==> inputs of 01-17 <==
==> flow/design.v <==
`timescale 1ns / 1ps
module complex_multiplier#(parameter INPUT_DATA_WIDTH = 16)
    (
        input  wire                                    i_clk,
        input  wire                                    i_rst,
        input  wire signed [INPUT_DATA_WIDTH-1:0]      i_real_h,
        input  wire signed [INPUT_DATA_WIDTH-1:0]      i_imag_h,
        input  wire signed [INPUT_DATA_WIDTH-1:0]      i_real_y,
        input  wire signed [INPUT_DATA_WIDTH-1:0]      i_imag_y,
        output reg  signed [INPUT_DATA_WIDTH*2:0]      o_real,
        output reg  signed [INPUT_DATA_WIDTH*2:0]      o_imag
    );
    reg signed [INPUT_DATA_WIDTH*2-1:0] ac;
    reg signed [INPUT_DATA_WIDTH*2-1:0] ad;
    reg signed [INPUT_DATA_WIDTH*2-1:0] cb;
    reg signed [INPUT_DATA_WIDTH*2-1:0] bd;
    always@(posedge i_clk) begin
        if(i_rst)begin
            o_real <= 0;
            o_imag <= 0;
            ac     <= 0;
            ad     <= 0;
            cb     <= 0;
            bd     <= 0;
        end         
        else begin
            ac <= i_real_h * i_real_y;
            ad <= i_real_h * i_imag_y;
            cb <= i_real_y * i_imag_h;
            bd <= i_imag_h * i_imag_y;
            o_real <= ac - bd;
            o_imag <= ad + cb;
        end
    end
endmodule
==> flow/run.sh <==
#!/bin/bash
# the make line also repeats each setting of config.mk as NAME=value (left out here)
make -C /OpenROAD-flow-scripts/flow DESIGN_CONFIG=/design/flow/config.mk WORK_HOME=/design/flow/orfs CLKGATE_MAP_FILE= finish
==> flow/config.mk <==
export PLATFORM = sky130hd
export DESIGN_NAME = complex_multiplier
export DESIGN_NICKNAME = complex_multiplier
export VERILOG_FILES = /design/flow/design.v
export SDC_FILE = /design/flow/constraint.sdc
export NUM_CORES = 4
export LEC_CHECK = 0
export ABC_AREA = 1
export CAP_MARGIN = 20
export CELL_PAD_IN_SITES_DETAIL_PLACEMENT = 0
export CELL_PAD_IN_SITES_GLOBAL_PLACEMENT = 0
export CORE_ASPECT_RATIO = 1.03
export CORE_MARGIN = 8
export CORE_UTILIZATION = 15
export CTS_CLUSTER_SIZE = 54
export GPL_ROUTABILITY_DRIVEN = 0
export GPL_TIMING_DRIVEN = 0
export HOLD_SLACK_MARGIN = 0.03
export MIN_ROUTING_LAYER = met2
export PLACE_DENSITY_LB_ADDON = 0.11
export SETUP_SLACK_MARGIN = 0.67
export SLEW_MARGIN = 10
==> flow/constraint.sdc <==
create_clock -name core_clock -period 8.57 [get_ports {i_clk}]
set_input_delay 1.7140 -clock core_clock [delete_from_list [all_inputs] [get_ports {i_clk}]]
set_output_delay 1.7140 -clock core_clock [all_outputs]
set_load 0.01 [all_outputs]
==> 04-27 (differences from 01-17) <==
- CELL_PAD_IN_SITES_DETAIL_PLACEMENT: 0 -> unset
- CELL_PAD_IN_SITES_GLOBAL_PLACEMENT: 0 -> unset
- CORE_ASPECT_RATIO: 1.03 -> unset
- CORE_MARGIN: 8 -> 2
- CORE_UTILIZATION: 15 -> 69
- CTS_CLUSTER_SIZE: 54 -> 96
- GPL_ROUTABILITY_DRIVEN: 0 -> unset
- GPL_TIMING_DRIVEN: 0 -> unset
- HOLD_SLACK_MARGIN: 0.03 -> unset
- MIN_ROUTING_LAYER: met2 -> unset
- PLACE_DENSITY: unset -> 0.42
- PLACE_DENSITY_LB_ADDON: 0.11 -> unset
- SETUP_SLACK_MARGIN: 0.67 -> unset
- SLEW_MARGIN: 10 -> 20
- TNS_END_PERCENT: unset -> 15
==> flow/constraint.sdc (replaced) <==
create_clock -name core_clock -period 5.51 [get_ports {i_clk}]
set_input_delay 1.1020 -clock core_clock [delete_from_list [all_inputs] [get_ports {i_clk}]]
set_output_delay 1.1020 -clock core_clock [all_outputs]
set_load 0.01 [all_outputs]
==> flow_summary.toml <==
# implementation run metrics
[status]
status = "finished clean"

[setup_path]
cp.arrival_ns = 8.18

[cells_and_area]
fin_cells = 12221
combGateArea_sq_um = 39770

[placed_design]
place.detailed.hpwl_mm = 219.0
dp_slack_ns = -1.388

[global_route]
grt_max_degree = 20

[drt]
wl_met1_um = 0
drt_iter0_markers = 8021

[min_path]
hp-class = "reg -> reg"
The numbers above come from 01-17.

==> flow_summary.toml <==
# yosys + openroad results
[yosys]
synthXorXnorAreaFrac = 0.001506
syn_area_per_cell_sq_um = 7.195
ys_cells = 7276
yosysSeqAreaShare = 0.07419
logic_family = "adder cells"
edf_count = 0
synthTopCellsByCount = "inv_1 (2,152), nand2_1 (2,097), fa_1 (1,050)"
top_cell = "inv_1"

[cts]
cts_setup_buffers = 133
cts_sinks = 194

[status]
firstError = "[ERROR GRT-0116] Global routing finished with congestion. Check the congestion regions in the DRC Viewer."
lastStage = "5_1_grt"
status = "stopped before the end"

[placed_design]
post_dp_cell_area_sq_um = 60320
place.detailed.hpwl_mm = 136.3
port-buffer-count = 131
dp_slack_ns = -1.461

[global_route]
track_usage = 0.6641
met3_usage = 0.4753
grt_busiest_layer = "met2"

[die]
die_w_um = 279.5
The numbers above come from 04-27.


* * *

==> inputs of v26 <==
// complex_multiplier: RTL as listed in full above, without the edits since
clock: 5.51 ns
lec_check: 0
abc_area: 1
cap_margin: 0
core_margin: 2
core_utilization: 72
cts_cluster_diameter: 248
cts_cluster_size: 96
place_density: 0.42
setup_slack_margin: 0.3
slew_margin: 20
tns_end_percent: 15
run.sh (not shown) runs the stock make flow with config.mk's settings and CLKGATE_MAP_FILE=.
==> inputs of v24, as changes to v26 <==
Settings changed: ABC_AREA 1 to unset, CAP_MARGIN 0 to 40, CTS_CLUSTER_DIAMETER 248 to unset, CTS_CLUSTER_SIZE 96 to unset, MAX_ROUTING_LAYER set to met4, PLACE_DENSITY 0.42 to 0.7, SETUP_SLACK_MARGIN 0.3 to unset, TNS_END_PERCENT 15 to unset.
==> flow/constraint.sdc (replaced) <==
create_clock -name core_clock -period 6.88 [get_ports {i_clk}]
set_input_delay 1.3760 -clock core_clock [delete_from_list [all_inputs] [get_ports {i_clk}]]
set_output_delay 1.3760 -clock core_clock [all_outputs]
set_load 0.01 [all_outputs]
==> inputs of v8, as changes to v26 <==
Settings changed: ABC_AREA 1 to unset, CAP_MARGIN 0 to 20, CTS_CLUSTER_DIAMETER 248 to 269, CTS_CLUSTER_SIZE 96 to 93, PLACE_DENSITY 0.42 to 0.39, SETUP_SLACK_MARGIN 0.3 to unset, TNS_END_PERCENT 15 to 5.
==> flow/constraint.sdc (replaced) <==
create_clock -name core_clock -period 5.24 [get_ports {i_clk}]
set_input_delay 1.0480 -clock core_clock [delete_from_list [all_inputs] [get_ports {i_clk}]]
set_output_delay 1.0480 -clock core_clock [all_outputs]
set_load 0.01 [all_outputs]
==> qor summary <==
Met2 Routed Length: v24 74660 um; v8 75320 um; v26 -
Worst Skew: v24 0.02811 ns; v8 0.02082 ns; v26 -
CP max stage cell: v24 sky130_fd_sc_hd__fa_2; v8 sky130_fd_sc_hd__fa_2; v26 -
Post-synthesis chip area from yosys: v24 47160 sq um; v8 47160 sq um; v26 52350 sq um
Clock tree from TritonCTS: v24 yes; v8 yes; v26 -
Run status: v24 finished with violations; v8 finished with violations; v26 aborted with a tool error
Stage where the flow stopped: v24 -; v8 -; v26 global routing
Layout check failures: v24 negative setup slack; v8 negative setup slack; v26 -
Post-CTS Setup Bufs: v24 128; v8 118; v26 203
Cell area after synthesis: v24 47160 sq um; v8 47160 sq um; v26 52350 sq um
Share of synthesized cell area in and, or, nand and nor gates: v24 0.1600; v8 0.1600; v26 0.2169

* * *

==> v19 <==
// complex_multiplier: RTL as listed in full above, without the edits since
export LEC_CHECK = 0
export CAP_MARGIN = 20
export CELL_PAD_IN_SITES_GLOBAL_PLACEMENT = 1
export CORE_MARGIN = 4
export CORE_UTILIZATION = 51
export CTS_CLUSTER_DIAMETER = 330
export CTS_CLUSTER_SIZE = 54
export GPL_TIMING_DRIVEN = 0
export PLACE_DENSITY_LB_ADDON = 0.26
export SETUP_SLACK_MARGIN = -0.57
export SLEW_MARGIN = 5
export TNS_END_PERCENT = 15
create_clock -name core_clock -period 5.8 [get_ports {i_clk}]
==> v36: changes against v19 <==
- CORE_MARGIN: 4 -> 2
- CORE_UTILIZATION: 51 -> 72
- CTS_CLUSTER_DIAMETER: 330 -> unset
- GPL_TIMING_DRIVEN: 0 -> unset
- HOLD_SLACK_MARGIN: unset -> 0.3
- PLACE_DENSITY_LB_ADDON: 0.26 -> 0.18
- SETUP_SLACK_MARGIN: -0.57 -> 1.64
- SLEW_MARGIN: 5 -> 15
- TNS_END_PERCENT: 15 -> unset
==> flow/constraint.sdc (replaced) <==
create_clock -name core_clock -period 5.55 [get_ports {i_clk}]
set_input_delay 1.1100 -clock core_clock [delete_from_list [all_inputs] [get_ports {i_clk}]]
set_output_delay 1.1100 -clock core_clock [all_outputs]
set_load 0.01 [all_outputs]
==> v18: changes against v19 <==
- CELL_PAD_IN_SITES_GLOBAL_PLACEMENT: 1 -> unset
- CORE_MARGIN: 4 -> 2
- CORE_UTILIZATION: 51 -> 40
- CTS_CLUSTER_DIAMETER: 330 -> unset
- CTS_CLUSTER_SIZE: 54 -> unset
- GPL_TIMING_DRIVEN: 0 -> unset
- PLACE_DENSITY_LB_ADDON: 0.26 -> unset
- SETUP_SLACK_MARGIN: -0.57 -> unset
- SLEW_MARGIN: 5 -> 20
- TNS_END_PERCENT: 15 -> unset
==> flow/constraint.sdc (replaced) <==
create_clock -name core_clock -period 10.0 [get_ports {i_clk}]
set_input_delay 2.0000 -clock core_clock [delete_from_list [all_inputs] [get_ports {i_clk}]]
set_output_delay 2.0000 -clock core_clock [all_outputs]
set_load 0.01 [all_outputs]
==> notes <==
- v36 stopped in global placement without I/O, error FLW-0024. v19 reached the layout checks and failed them: negative setup slack. v18 completed with no timing, DRC or antenna violations.
- Of v18 and v19, v19 has the higher via count (gap about 8%, measured against v19).
- Critical path depth is the same in v18 and v19.
- Of v19 and v18, v18 has the higher sequential share of layout area (gap 0.68 points).
- In flip-flop count, v18 and v19 do not differ.
- Of v19 and v18, v18 has the higher final cell count (gap about 0.6%, measured against v18).
==> figures <==
Run status: v18 timing/DRC/antenna clean; v19 finished with violations; v36 stopped before the end
Stage where the flow stopped: v18 -; v19 -; v36 global placement without I/O
Layout check failures: v18 -; v19 negative setup slack; v36 -
Antenna diodes: v18 3; v19 13; v36 -
Final period utilization: v18 89.2%; v19 120%; v36 -
Tally of max-capacitance violations: v18 0; v19 0; v36 -
I/O pin cnt: v18 132; v19 132; v36 -
RSZ-0062 raised after global routing: v18 no; v19 yes; v36 -
Met2 routing resource usage after global routing: v18 36.2%; v19 50.2%; v36 -
Insertion Delay late pin: v18 500 ps; v19 510 ps; v36 -
Number of clock buffers in the layout: v18 18; v19 17; v36 -
Number of hold-repair buffers added at the cts stage: v18 0; v19 0; v36 -
Sink of the worst hold path: v18 o_real[0]; v19 o_real[0]; v36 -
Multi-input gate share of total cell area: v18 74.2%; v19 70.2%; v36 -

* * *

==> inputs of build 3 <==
Starts from the design.v that is shown in full above.
Settings: LEC_CHECK=0, ABC_AREA=1, CAP_MARGIN=20, CORE_MARGIN=2, CORE_UTILIZATION=72, CTS_CLUSTER_DIAMETER=248, CTS_CLUSTER_SIZE=96, HOLD_SLACK_MARGIN=0.29, PLACE_DENSITY=0.42, SETUP_SLACK_MARGIN=-0.22, SLEW_MARGIN=20, TNS_END_PERCENT=15; clock period 5.4 ns.
==> trial 53 (differences from build 3) <==
==> flow/config.mk (replaced) <==
export PLATFORM = sky130hd
export DESIGN_NAME = complex_multiplier
export DESIGN_NICKNAME = complex_multiplier
export VERILOG_FILES = /design/flow/design.v
export SDC_FILE = /design/flow/constraint.sdc
export NUM_CORES = 4
export LEC_CHECK = 0
export CAP_MARGIN = 20
export CORE_MARGIN = 2
export CORE_UTILIZATION = 40
export SLEW_MARGIN = 20
==> flow/constraint.sdc (replaced) <==
create_clock -name core_clock -period 5.42 [get_ports {i_clk}]
set_input_delay 1.0840 -clock core_clock [delete_from_list [all_inputs] [get_ports {i_clk}]]
set_output_delay 1.0840 -clock core_clock [all_outputs]
set_load 0.01 [all_outputs]
==> trial 57 (differences from build 3) <==
==> flow/config.mk (replaced) <==
export PLATFORM = sky130hd
export DESIGN_NAME = complex_multiplier
export DESIGN_NICKNAME = complex_multiplier
export VERILOG_FILES = /design/flow/design.v
export SDC_FILE = /design/flow/constraint.sdc
export NUM_CORES = 4
export LEC_CHECK = 0
export CAP_MARGIN = 20
export CORE_MARGIN = 2
export CORE_UTILIZATION = 42
export SLEW_MARGIN = 20
==> flow/constraint.sdc (replaced) <==
create_clock -name core_clock -period 9.0 [get_ports {i_clk}]
set_input_delay 1.8000 -clock core_clock [delete_from_list [all_inputs] [get_ports {i_clk}]]
set_output_delay 1.8000 -clock core_clock [all_outputs]
set_load 0.01 [all_outputs]
==> build 17 (differences from build 3) <==
--- a/flow/config.mk
+++ b/flow/config.mk
@@ -10,9 +10,3 @@
 export CORE_MARGIN = 2
 export CORE_UTILIZATION = 72
-export CTS_CLUSTER_DIAMETER = 248
-export CTS_CLUSTER_SIZE = 96
-export HOLD_SLACK_MARGIN = 0.29
-export PLACE_DENSITY = 0.42
-export SETUP_SLACK_MARGIN = -0.22
 export SLEW_MARGIN = 20
-export TNS_END_PERCENT = 15
==> flow/constraint.sdc (replaced) <==
create_clock -name core_clock -period 10.9 [get_ports {i_clk}]
set_input_delay 2.1800 -clock core_clock [delete_from_list [all_inputs] [get_ports {i_clk}]]
set_output_delay 2.1800 -clock core_clock [all_outputs]
set_load 0.01 [all_outputs]
==> run notes <==
Implementation results.

The run finished with no timing, DRC or antenna violations. According to the floorplan report, the die width is ~270 µm. STA on the placed design reports a worst setup slack of around 2.1 ns. The total congestion overflow after global routing is 0. By count the netlist is led by sky130_fd_sc_hd__inv_1 (2152), sky130_fd_sc_hd__nand2_1 (2097), sky130_fd_sc_hd__fa_1 (1050). Note, the detailed placer reported a final HPWL of around 120000 µm. The die span in y is roughly 270 µm.

The chip area line in the Yosys stat output reads roughly 0.052 mm². The chip occupies 0.0749 mm².
the above is filed under build 17

==> run notes <==
Implementation results.

In the post-route analysis, the smallest setup slack over all paths is -1.04 ns. The layout checks failed on negative setup slack. The synthesized chip area reported by yosys is 0.0472 mm². Yosys reports that the most numerous cell types are sky130_fd_sc_hd__inv_1 (1204), sky130_fd_sc_hd__fa_1 (1050), sky130_fd_sc_hd__nand2_1 (531).

Measured along the y axis, the die boundary spans between 300 and 400 µm. The number of setup violations in the final report is between 80 and 90. The flow ran to the end, but the layout failed its checks.

The die covers roughly 0.12 mm².
the above is filed under trial 53

==> run notes <==
Update from the flow run.

The run stopped with a tool error. The tool reported: "[ERROR GRT-0116] Global routing finished with congestion. Check the congestion regions in the DRC Viewer". Per the OpenROAD floorplan log, the height of the die is 274 µm. Once detailed placement completed, the half-perimeter wirelength came to between 100000 and 150000 µm. Yosys reports a chip area of between 0.05 and 0.06 mm². The total congestion overflow after global routing is roughly 1.2k. The stage at which the run stopped is global routing. From left edge to right edge, the die measures about 270 µm.
the above is filed under build 3

==> run notes <==
Implementation results.

The synthesized chip area reported by yosys is about 0.047 mm². The worst setup timing slack at the placement stage is 0.282 ns. The flow ran to the end and the layout has no timing, DRC or antenna violations. Counting instances in the post-synthesis netlist gives the leading cell types as sky130_fd_sc_hd__inv_1 (1204), sky130_fd_sc_hd__fa_1 (1050), sky130_fd_sc_hd__nand2_1 (531).
the above is filed under trial 57

